job 9647:
Design pit, start of the top module:
module pit(
	input               clk,
	input               rst_n,
	output              irq,
	input       [2:0]   io_address,
	input               io_read,
	output reg  [7:0]   io_readdata,
	input               io_write,
	input       [7:0]   io_writedata,
	output              speaker_out,
	input      [27:0]   clock_rate
);
Settings: LEC_CHECK=0, CAP_MARGIN=20, CORE_ASPECT_RATIO=1.43, CORE_MARGIN=2, CORE_UTILIZATION=72, CTS_CLUSTER_DIAMETER=53, GPL_ROUTABILITY_DRIVEN=0, MIN_ROUTING_LAYER=met1, PLACE_DENSITY_LB_ADDON=0.05, SETUP_SLACK_MARGIN=0.98, SLEW_MARGIN=20; clock period 4.23 ns.
run.sh (not shown) runs the stock make flow with config.mk's settings and CLKGATE_MAP_FILE=.
Status job 9647: flow complete, layout not clean - setup timing
Setup changes, job 9647 to job 7756
Settings: MIN_ROUTING_LAYER: met1 -> unset; GPL_ROUTABILITY_DRIVEN: 0 -> unset; PLACE_DENSITY_LB_ADDON: 0.05 -> unset; CORE_UTILIZATION: 72 -> 40; SETUP_SLACK_MARGIN: 0.98 -> unset; CTS_CLUSTER_DIAMETER: 53 -> unset; CORE_ASPECT_RATIO: 1.43 -> unset; the clock period (ns, I/O delays scaled along): 4.23 -> 10.0.
[summary]
Looking at number of nets in the layout, job 7756 sits below job 9647. Sort job 9647 and job 7756 by share of the cycle needed by the critical path after routing, ascending, and job 7756 comes first. Setup skew after layout, job 9647 and job 7756: larger value in job 9647. No stage failed in job 7756, and the final checks on the layout all came back clean. First-iteration DRC count went down by more than half going from job 9647 to job 7756. Diff job 9647 -> job 7756: part of the total power dissipated in combinational logic lost 16 points, total non-filler cell area in the finished layout lost about 5%, sum of internal, switching and leakage power lost about 66%. Job 9647 reports its biggest power consumer among the groups as combinational logic while job 7756 reports registers.

* * *

pit again, from the RTL that the note above started with.
Settings: LEC_CHECK=0, ABC_AREA=1, CAP_MARGIN=10, CORE_ASPECT_RATIO=1.26, CORE_MARGIN=2, CORE_UTILIZATION=40, CTS_CLUSTER_SIZE=86, HOLD_SLACK_MARGIN=0.17, MIN_ROUTING_LAYER=met1, SLEW_MARGIN=30, TNS_END_PERCENT=5; clock period 5.68 ns.
Edit:
- ABC_AREA: 1 -> default
- CAP_MARGIN: 10 -> 20
- CELL_PAD_IN_SITES_DETAIL_PLACEMENT: default -> 2
- CORE_ASPECT_RATIO: 1.26 -> default
- CTS_CLUSTER_SIZE: 86 -> default
- HOLD_SLACK_MARGIN: 0.17 -> default
- MIN_ROUTING_LAYER: met1 -> default
- SLEW_MARGIN: 30 -> 20
- TNS_END_PERCENT: 5 -> default
- clock period: 5.68 -> 3.56 ns (I/O delays scaled with it)
What happened: The new run reached the layout checks and failed them: capacitance limit, slew limit, setup timing; power goes up by 120%; final area climbs by 12%; routed wire length is higher by 140%; combinational power came out higher to 3.5 times its value; hold slack is better by 0.084 ns; synthesized area fell by 0.42%; synthesized cell count went down by 13%; global-route usage rose by 25 points; non-clock buffer count increases by 175; die size is lower by 0.44%.
Edit:
- ABC_AREA: default -> 1
- CELL_PAD_IN_SITES_DETAIL_PLACEMENT: 2 -> default
- CORE_UTILIZATION: 40 -> 72
- PLACE_DENSITY: default -> 0.4
- clock period: 3.56 -> 3.62 ns (I/O delays scaled with it)
Effect:
- The new run completed, yet does not pass: setup timing
- setup slack improves by 1.2 ns
- critical path depth rose by 8
- routed wire length fell by 58%

* * *

## run A
pit again, from the RTL that the note above started with.
Design pit, start of the top module:
module pit(
	input               clk,
	input               rst_n,
	output              irq,
	input       [2:0]   io_address,
	input               io_read,
	output reg  [7:0]   io_readdata,
	input               io_write,
	input       [7:0]   io_writedata,
	output              speaker_out,
	input      [27:0]   clock_rate
);
reg [27:0] clk_rate;
always @(posedge clk) clk_rate <= clock_rate;
reg ce_system_counter;
reg [27:0] sum;
always @(posedge clk) begin : system_counter
	reg [27:0] sum_next;
	sum_next = sum + 28'd2386362;  
	ce_system_counter <= 1'b0;
	if(rst_n == 1'b0) sum <= 28'd0;
	else if(sum_next >= clk_rate) begin
		sum <= sum_next - clk_rate;
		ce_system_counter <= 1'b1;
	end
	else sum <= sum_next;
end
reg system_clock;
always @(posedge clk) begin
    if(rst_n == 1'b0)           system_clock <= 1'b0;
    else if(ce_system_counter)  system_clock <= ~system_clock;
end
always @(posedge clk) if(io_read) io_readdata <=
    (io_read && io_address == 0) ? counter_0_readdata :
    (io_read && io_address == 1) ? counter_1_readdata :
    (io_read && io_address == 2) ? counter_2_readdata :
    (io_read && io_address[2])   ? { 2'b0, spk_out, counter_1_toggle, 2'b0, speaker_enable, speaker_gate } :
                                     8'd0;  
reg [5:0] counter_1_cnt;
always @(posedge clk) begin
    if(rst_n == 1'b0)                                       counter_1_cnt <= 6'd0;
  ...
Settings: LEC_CHECK=0, ABC_AREA=0, CAP_MARGIN=15, CELL_PAD_IN_SITES_DETAIL_PLACEMENT=0, CORE_ASPECT_RATIO=0.63, CORE_MARGIN=5, CORE_UTILIZATION=64, CTS_CLUSTER_DIAMETER=359, GPL_ROUTABILITY_DRIVEN=0, MIN_ROUTING_LAYER=met1, PLACE_DENSITY_LB_ADDON=0.29, SETUP_SLACK_MARGIN=2.04, SLEW_MARGIN=5; clock period 6.96 ns.
Run A closes out successfully: all stages finished, all timing, DRC and antenna checks passed.
Modified inputs, run B compared to run A
- removing PLACE_DENSITY_LB_ADDON (formerly 0.29)
- setting PLACE_DENSITY to 0.36 for the first time
- changing CAP_MARGIN from 15 to 20
- removing CELL_PAD_IN_SITES_DETAIL_PLACEMENT (formerly 0)
- changing SLEW_MARGIN from 5 to 20
- removing CTS_CLUSTER_DIAMETER (formerly 359)
- removing ABC_AREA (formerly 0)
- changing CORE_UTILIZATION from 64 to 72
- changing SETUP_SLACK_MARGIN from 2.04 to 1.15
- changing CORE_MARGIN from 5 to 3
- changing CORE_ASPECT_RATIO from 0.63 to 0.58
- changing the clock period (ns, I/O delays scaled along) from 6.96 to 4.23
## What came out
The flow for run B finished, though final verification flagged negative setup slack.
On run B: average vias per placed instance is 1.0 higher than what run A gave.
On total power: run B sits above run A.
Of the two values seen for layer with the highest usage after global routing, met1 was produced by run A and met2 by run B.
For clock network power consumption, dividing the value from run B by the value from run A gives 1.6.
Run B vs. run A: logic gate fraction of the total cell area +0.22 points, worst setup skew after layout increased by 13 ps relative to the old numbers.
Summary of run B over run A: power consumed by sequential cells saw an increase, routed wire length now larger, core region area -14%.
Input-level comparison between run C and run B:
- MIN_ROUTING_LAYER no longer set, was met1
- SETUP_SLACK_MARGIN no longer set, was 1.15
- CORE_ASPECT_RATIO no longer set, was 0.58
- GPL_ROUTABILITY_DRIVEN no longer set, was 0
- PLACE_DENSITY no longer set, was 0.36
- CORE_UTILIZATION now 18, was 72
- CORE_MARGIN now 2, was 3
- the clock period (ns, I/O delays scaled along) now 11.3, was 4.23
==> results <==
- Summary of run C over run B: count of filler cells inserted in the layout increased 9727; total detailed-routing wirelength fell about 26%; post-placement cell area grew by about 5%.
- Relative to run B, the first-pass GRT wire length measured on run C has decreased by more than 10%.
- Run C: portion of the layout cell area used by non-clock buffers is 4.2 points lower than what run B reported.
- Comparing the two runs side by side, run C comes out ahead of run B on detailed placer's ending HPWL.
- Run C ends up with a combinational power that is 79% lower than in run B.
- Both conditions hold for run C: the flow ran to the end and the final layout passed the timing, DRC and antenna checks.
- Core utilization before placement (higher): run B
- Run C vs. run B: overall track demand over capacity in global routing went down by 31 points.
- Compared with run B, run C is more frugal on power.
- Number of buffers created by CTS was higher in run C than in run B.
### run C -> run D
- CORE_UTILIZATION now 72, was 18
- SETUP_SLACK_MARGIN now 2.44, previously not set
- PLACE_DENSITY now 0.35, previously not set
- the clock period (ns, I/O delays scaled along) now 9.45, was 11.3
[summary]
Run D vs. run C: post-place instance area went down by about 6%. Total of clock buffers placed in the layout: higher on run C. The standard cells in run D occupy less silicon area than those in run C do. Sequential share of layout area sits higher in run D than in run C. On count of state elements after synthesis, run C and run D are basically level. [diff] net switching power, run D relative to run C: regression. The die of run D is smaller than the one used in run C. Run D reports a lower number of H-tree branching levels than run C does. [run D] post-layout period usage of the worst path rose 6.7 points relative to run C.
The following lists how run E was set up differently from run D:
- SETUP_SLACK_MARGIN: 2.44 -> unset
- CTS_CLUSTER_DIAMETER: unset -> 153
- ABC_AREA: unset -> 1
- the clock period (ns, I/O delays scaled along): 9.45 -> 3.28
Notes after the runs:
- To summarise run E: no stage aborted, but the layout did not pass its checks, failing on negative setup slack.
- First-pass GRT wire length (lower): run D
- Compared to run D, the routing of run E uses more wire.
- Run E ends up with a sequential element share of the synthesized area that is 0.15 points lower than in run D.
- Looking at maximum frequency across both flows, run E is the stronger of the two, with run D trailing.
- Standard-cell row count was lower in run D than in run E.

* * *

Starting RTL as in the previous note.
clock: 3.21 ns
lec_check: 0
abc_area: 1
cap_margin: 20
core_margin: 2
core_utilization: 72
cts_cluster_diameter: 100
gpl_routability_driven: 0
max_routing_layer: met4
place_density_lb_addon: 0.06
slew_margin: 20
tns_end_percent: 5
The baseline ran to the end with violations: setup timing.
Then changed:
ABC_AREA = not set   (was 1)
CORE_UTILIZATION = 41   (was 72)
CTS_CLUSTER_DIAMETER = not set   (was 100)
GPL_ROUTABILITY_DRIVEN = not set   (was 0)
MAX_ROUTING_LAYER = not set   (was met4)
PLACE_DENSITY_LB_ADDON = not set   (was 0.06)
TNS_END_PERCENT = not set   (was 5)
clock period = 5.47 ns   (was 3.21 ns; I/O delays follow)
This time the run finished clean. Clock-buffer cell count goes up by 8. Worst setup slack gains 1.6 ns. Critical path depth goes down by 3. Routed wire length came out lower by 17%. Maximum frequency shrinks by 15%. Synthesized area fell by 0.42%. Final cell count drops by 9.1%. Non-clock buffer count went down by 99. Die area increases by 73%. Hold slack stays flat.
Then changed:
CORE_UTILIZATION = 70   (was 41)
CTS_CLUSTER_SIZE = 14   (was not set)
clock period = 3.51 ns   (was 5.47 ns; I/O delays follow)
Result: Now the flow reached the layout checks and failed them: setup timing; maximum frequency grows by 19%; design area rose by 5.2%; power increases by 69%; die area shrinks by 41%; sequential share of layout area shrinks by 1.6 points; synthesized cell count is unchanged; count of clock-buffer cells in the layout fell by 5; global-route usage went up by 15 points; hold slack hardly moves; routed wire length went up by 6.9%.
Then changed:
CORE_UTILIZATION = 50   (was 70)
CTS_CLUSTER_SIZE = not set   (was 14)
SETUP_SLACK_MARGIN = 1.08   (was not set)
clock period = 4.26 ns   (was 3.51 ns; I/O delays follow)
Outcome: The new run completed with no timing, DRC or antenna violations; count of clock-buffer cells in the layout came out higher by 5; hold slack is better by 0.0032 ns; wire length increases by 0.52%; die area rises by 39%; sequential power shrinks by 18%; total power is lower by 23%; combinational power shrinks by 35%; synthesized cell count stays the same; register-to-register slack improves by 1.1 ns; setup slack gets better by 1.1 ns.
Then changed:
CORE_UTILIZATION = 40   (was 50)
SETUP_SLACK_MARGIN = 0.68   (was 1.08)
clock period = 5.47 ns   (was 4.26 ns; I/O delays follow)
Result: Sequential power falls by 22%. Setup slack improves by 0.51 ns. Global-route usage falls by 7.2 points. Power came out lower by 25%. Design area went down by 4.1%. Synthesized cell count stays the same. Critical path depth rises by 2. Via count drops by 3.1%.
Power figures rest on the tool's default switching activity, not on a simulated workload.
